## build 79
==> flow/design.v (excerpt) <==
module vga_top(
	input ClkPort,
	input BtnC,
	input BtnU,
	input BtnD,
	input BtnR,
	input BtnL,
	input MoveTick,  
	output hSync, vSync,
	output [3:0] vgaR, vgaG, vgaB,
	output An0, An1, An2, An3, An4, An5, An6, An7,
	output Ca, Cb, Cc, Cd, Ce, Cf, Cg, Dp,
	output MemOE, MemWR, RamCS, QuadSpiFlashCS
	);
For scale: about 26000 um2 of cells after synthesis.
make LEC_CHECK=0 ABC_AREA=1 CAP_MARGIN=5 CELL_PAD_IN_SITES_DETAIL_PLACEMENT=2 CELL_PAD_IN_SITES_GLOBAL_PLACEMENT=3 CORE_MARGIN=2 CORE_UTILIZATION=51 GPL_ROUTABILITY_DRIVEN=0 GPL_TIMING_DRIVEN=0 HOLD_SLACK_MARGIN=0.04 PLACE_DENSITY_LB_ADDON=0.02 SETUP_SLACK_MARGIN=1.27 SLEW_MARGIN=10 finish   # period 5.31 ns
run.sh (not shown) runs the stock make flow with config.mk's settings and CLKGATE_MAP_FILE=.
Build 79 did not finish; the tool stopped in global placement without I/O (3_1_place_gp_skip_io) with error FLW-0024.
Setup changes, build 79 to build 12
Settings: GPL_ROUTABILITY_DRIVEN no longer set, was 0; CELL_PAD_IN_SITES_GLOBAL_PLACEMENT no longer set, was 3; SETUP_SLACK_MARGIN no longer set, was 1.27; PLACE_DENSITY_LB_ADDON no longer set, was 0.02; GPL_TIMING_DRIVEN no longer set, was 0; ABC_AREA no longer set, was 1; CORE_UTILIZATION now 54, was 51; CAP_MARGIN now 20, was 5; HOLD_SLACK_MARGIN no longer set, was 0.04; CELL_PAD_IN_SITES_DETAIL_PLACEMENT no longer set, was 2; the clock period (ns, I/O delays scaled along) now 12.0, was 5.31.
Results
- Build 12 went all the way through synthesis, placement and routing and the layout is clean on timing, DRC and antenna.
- In build 12, chip area line of the yosys report is lower than in build 79.
- Sort build 79 and build 12 by cell count in the Yosys report asc -> top: build 12
- Diff build 79 -> build 12: area fraction in and, or, nand and nor cells now sits lower, post-synthesis cell count now sits lower.
diff inputs: build 12 => build 29
Settings: a change of SLEW_MARGIN from 10 to 20; an added CTS_CLUSTER_SIZE of 99; an added CORE_ASPECT_RATIO of 1.96; a change of CORE_UTILIZATION from 54 to 68; an added HOLD_SLACK_MARGIN of -0.07; an added CTS_CLUSTER_DIAMETER of 217.
### Flow results
Stage in which a tool error killed build 29: global routing (5_1_grt). Number of rows in the core area: higher on build 29. As far as number of placed I/O pins goes, build 29 and build 12 are indistinguishable; the numbers are identical. Post-synthesis compound-gate area fraction: build 12 vs build 29 identical. As far as synthesized area is concerned, build 29 and build 12 perform about the same. The final reports for build 29 and build 12 show worst setup timing slack at the placement stage higher in the former. Deepest level of the CTS H-tree: build 12 vs build 29 identical. Build 29 vs. build 12: placed cell area shrank by 0.44%; die area now sits lower. Cell total after placement (higher): build 12. Build 29 ends up with a width of the chip that is 36% lower than in build 12. Build 29 vs build 12: routability congestion estimate from global placement up by more than 10%.
Relative to build 29, the following input files were edited for build 33:
Settings: CTS_CLUSTER_DIAMETER: 217 -> 174; CORE_UTILIZATION: 68 -> 60; GPL_ROUTABILITY_DRIVEN: unset -> 0; TNS_END_PERCENT: unset -> 5; PLACE_DENSITY: unset -> 0.35; CORE_ASPECT_RATIO: 1.96 -> 0.5.
Notes after the runs:
Of build 29 and build 33, only build 33 finishes the flow clean. Build 33 vs. build 29: core box area went up by 4100 um2. Mean post-synth cell area: build 29 vs build 33 identical. The lower final HPWL from detailed placement came out of build 33.


## run A
Starting RTL as in the previous note.
export LEC_CHECK = 0
export ABC_AREA = 0
export CAP_MARGIN = 20
export CORE_ASPECT_RATIO = 1.2
export CORE_MARGIN = 7
export CORE_UTILIZATION = 64
export CTS_CLUSTER_DIAMETER = 285
export CTS_CLUSTER_SIZE = 100
export GPL_ROUTABILITY_DRIVEN = 1
export GPL_TIMING_DRIVEN = 1
export HOLD_SLACK_MARGIN = 0.23
export PLACE_DENSITY = 0.41
export SETUP_SLACK_MARGIN = -1.14
export SLEW_MARGIN = 20
export TNS_END_PERCENT = 35
create_clock -name core_clock -period 11.4 [get_ports {ClkPort}]
#### Input delta (run B over run A)
--- a/flow/config.mk
+++ b/flow/config.mk
@@ -8 +8 @@
-export ABC_AREA = 0
+export ABC_AREA = 1
@@ -10 +10 @@
-export CORE_ASPECT_RATIO = 1.2
+export CORE_ASPECT_RATIO = 0.78
@@ -13,2 +13 @@
-export CTS_CLUSTER_DIAMETER = 285
-export CTS_CLUSTER_SIZE = 100
+export CTS_CLUSTER_SIZE = 27
@@ -17,3 +16,2 @@
-export HOLD_SLACK_MARGIN = 0.23
-export PLACE_DENSITY = 0.41
-export SETUP_SLACK_MARGIN = -1.14
+export PLACE_DENSITY_LB_ADDON = 0.08
+export SETUP_SLACK_MARGIN = -0.83
Notes after the runs:
For the die area, run B came in about 10% higher than run A did. Relative to run A, average detailed-routed wire length per instance has decreased by 14% in run B. Of the two candidates, run A has the worse slack of the worst reg-to-reg path and run B the better one. Worst path arrival time, run B and run A: lower on run B.
--- input diff run B..run C ---
--- a/flow/config.mk
+++ b/flow/config.mk
@@ -8 +8 @@
-export ABC_AREA = 1
+export ABC_AREA = 0
@@ -10 +10 @@
-export CORE_ASPECT_RATIO = 0.78
+export CORE_ASPECT_RATIO = 1.2
@@ -13 +13,2 @@
-export CTS_CLUSTER_SIZE = 27
+export CTS_CLUSTER_DIAMETER = 285
+export CTS_CLUSTER_SIZE = 100
@@ -16,2 +17,2 @@
-export PLACE_DENSITY_LB_ADDON = 0.08
-export SETUP_SLACK_MARGIN = -0.83
+export HOLD_SLACK_MARGIN = 0.28
+export PLACE_DENSITY = 0.61
[summary]
- Run C completed every stage of the flow, and the final layout passed the timing, DRC and antenna checks.
- When the final numbers for run C and run B were put side by side, the layout buffer count excluding clock buffers turned out to be greater in run C.
- On time the final worst path needs with I/O delays and setup: between run C and run B, it ends up higher for run C.
- Run C — number of cells after detailed placement about 25% lower, run B as reference
- In run C, number of distinct library cell variants in the gate-level netlist after synthesis is higher than in run B.
- Compared with run B, in run C hold slack climbed 0.030 ns; setup slack dropped 0.66 ns; sequential cell area in the final layout barely changed; overall power dropped about 40%.


## run 1
vga_top again, from the RTL that the note above started with.
## vga_top
module vga_top(
	input ClkPort,
	input BtnC,
	input BtnU,
	input BtnD,
	input BtnR,
	input BtnL,
	input MoveTick,  
	output hSync, vSync,
	output [3:0] vgaR, vgaG, vgaB,
	output An0, An1, An2, An3, An4, An5, An6, An7,
	output Ca, Cb, Cc, Cd, Ce, Cf, Cg, Dp,
	output MemOE, MemWR, RamCS, QuadSpiFlashCS
	);
clock: 6.28 ns
lec_check: 0
cap_margin: 20
core_margin: 2
core_utilization: 72
cts_cluster_diameter: 54
cts_cluster_size: 47
place_density_lb_addon: 0.01
setup_slack_margin: 1.83
slew_margin: 20
Run 1 never completed, since it errored out during global routing (5_1_grt).
[inputs] run 2 vs run 1
Settings: a deleted PLACE_DENSITY_LB_ADDON that had been 0.01; a deleted CTS_CLUSTER_SIZE that had been 47; a change of CORE_UTILIZATION from 72 to 40; a deleted SETUP_SLACK_MARGIN that had been 1.83; a deleted CTS_CLUSTER_DIAMETER that had been 54; an added PLACE_DENSITY of 0.6; a change of the clock period (ns, I/O delays scaled along) from 6.28 to 9.52.
Results
Run 2 was carried through to the last stage, and its layout satisfied the timing, DRC and antenna checks. Diff run 1..run 2 | number of synthesized flops with an enable pin | unchanged. Comparing run 1 against run 2, there is no change at all in netlist area before placement. Lower standard cell core area was reported by run 1, not run 2. Run 2 vs. run 1: area share of fa/ha/maj cells after synthesis closely matched the old numbers, die size up 78%. Run 1 has higher starting density of the core than run 2. Going from run 1 to run 2, the post-cts gate resize count was found to have gone down by 225. Comparing run 2 and run 1, the higher die width was measured on run 2. Run 2 vs. run 1: buffer count from post-CTS setup fixing went down by 80. Of run 2 and run 1, the lower instance area after placement belongs to run 2.
--- input diff run 2..run 3 ---
Settings: CORE_UTILIZATION: 40 -> 68; the clock period (ns, I/O delays scaled along): 9.52 -> 6.16.
[summary]
- Run 2 and run 3: one clean run, run 2; the rest did not finish clean.
- Relative to run 2, run 3 degrades final design area excluding fillers.
- Run 3: met3 track demand over resource in global routing 13 points above run 2
- In run 3, the maximum fanout count along the critical path came out 30 below the value in run 2.
- Run 3 consumes more power than run 2 does.
- The number of stages on the worst hold path on run 2 is in line with that on run 3.
- Across both runs, clock slew at the register clock pins of the worst setup and hold paths was higher for run 3 than for run 2.
diff inputs: run 3 => run 4
Settings: CORE_UTILIZATION: 68 -> 40; the clock period (ns, I/O delays scaled along): 6.16 -> 5.33.
Every stage of run 4 finished as expected; the final checks, on the other hand, flagged negative setup slack, which means the layout fails.
The die of run 4 is larger than the one used in run 3.
Across both runs, final standard cell area without fillers was higher for run 4 than for run 3.
In the flow results for run 3 and run 4, the total global-route track usage is larger on run 3.
In run 4, the first-iteration DRC count came out 38% below the value in run 3.
Non-clock buffer count (lower): run 3
diff inputs: run 4 => run 5
Settings: SETUP_SLACK_MARGIN: unset -> 1.1; CORE_UTILIZATION: 40 -> 72; PLACE_DENSITY: 0.6 -> unset; CTS_CLUSTER_SIZE: unset -> 14; the clock period (ns, I/O delays scaled along): 5.33 -> 8.85.
[summary]
- Run 5 went all the way through the flow, and no timing, DRC or antenna check failed.
- Changes observed in run 5 relative to run 4: tally of filler cells in the layout now sits lower; largest net degree at the start of global routing now sits higher; hold slack now sits lower; post-layout period usage of the worst path now sits lower.
- [compare] base=run 4 new=run 5: count of different cell masters after synthesis did not really move; power spent charging and discharging nets went down.
- Going from run 4 to run 5, switching part of the total grows by 4.8 points.
- Run 5 vs. run 4: total global routing track utilization went up by 19 points.
Power figures rest on the tool's default switching activity, not on a simulated workload.
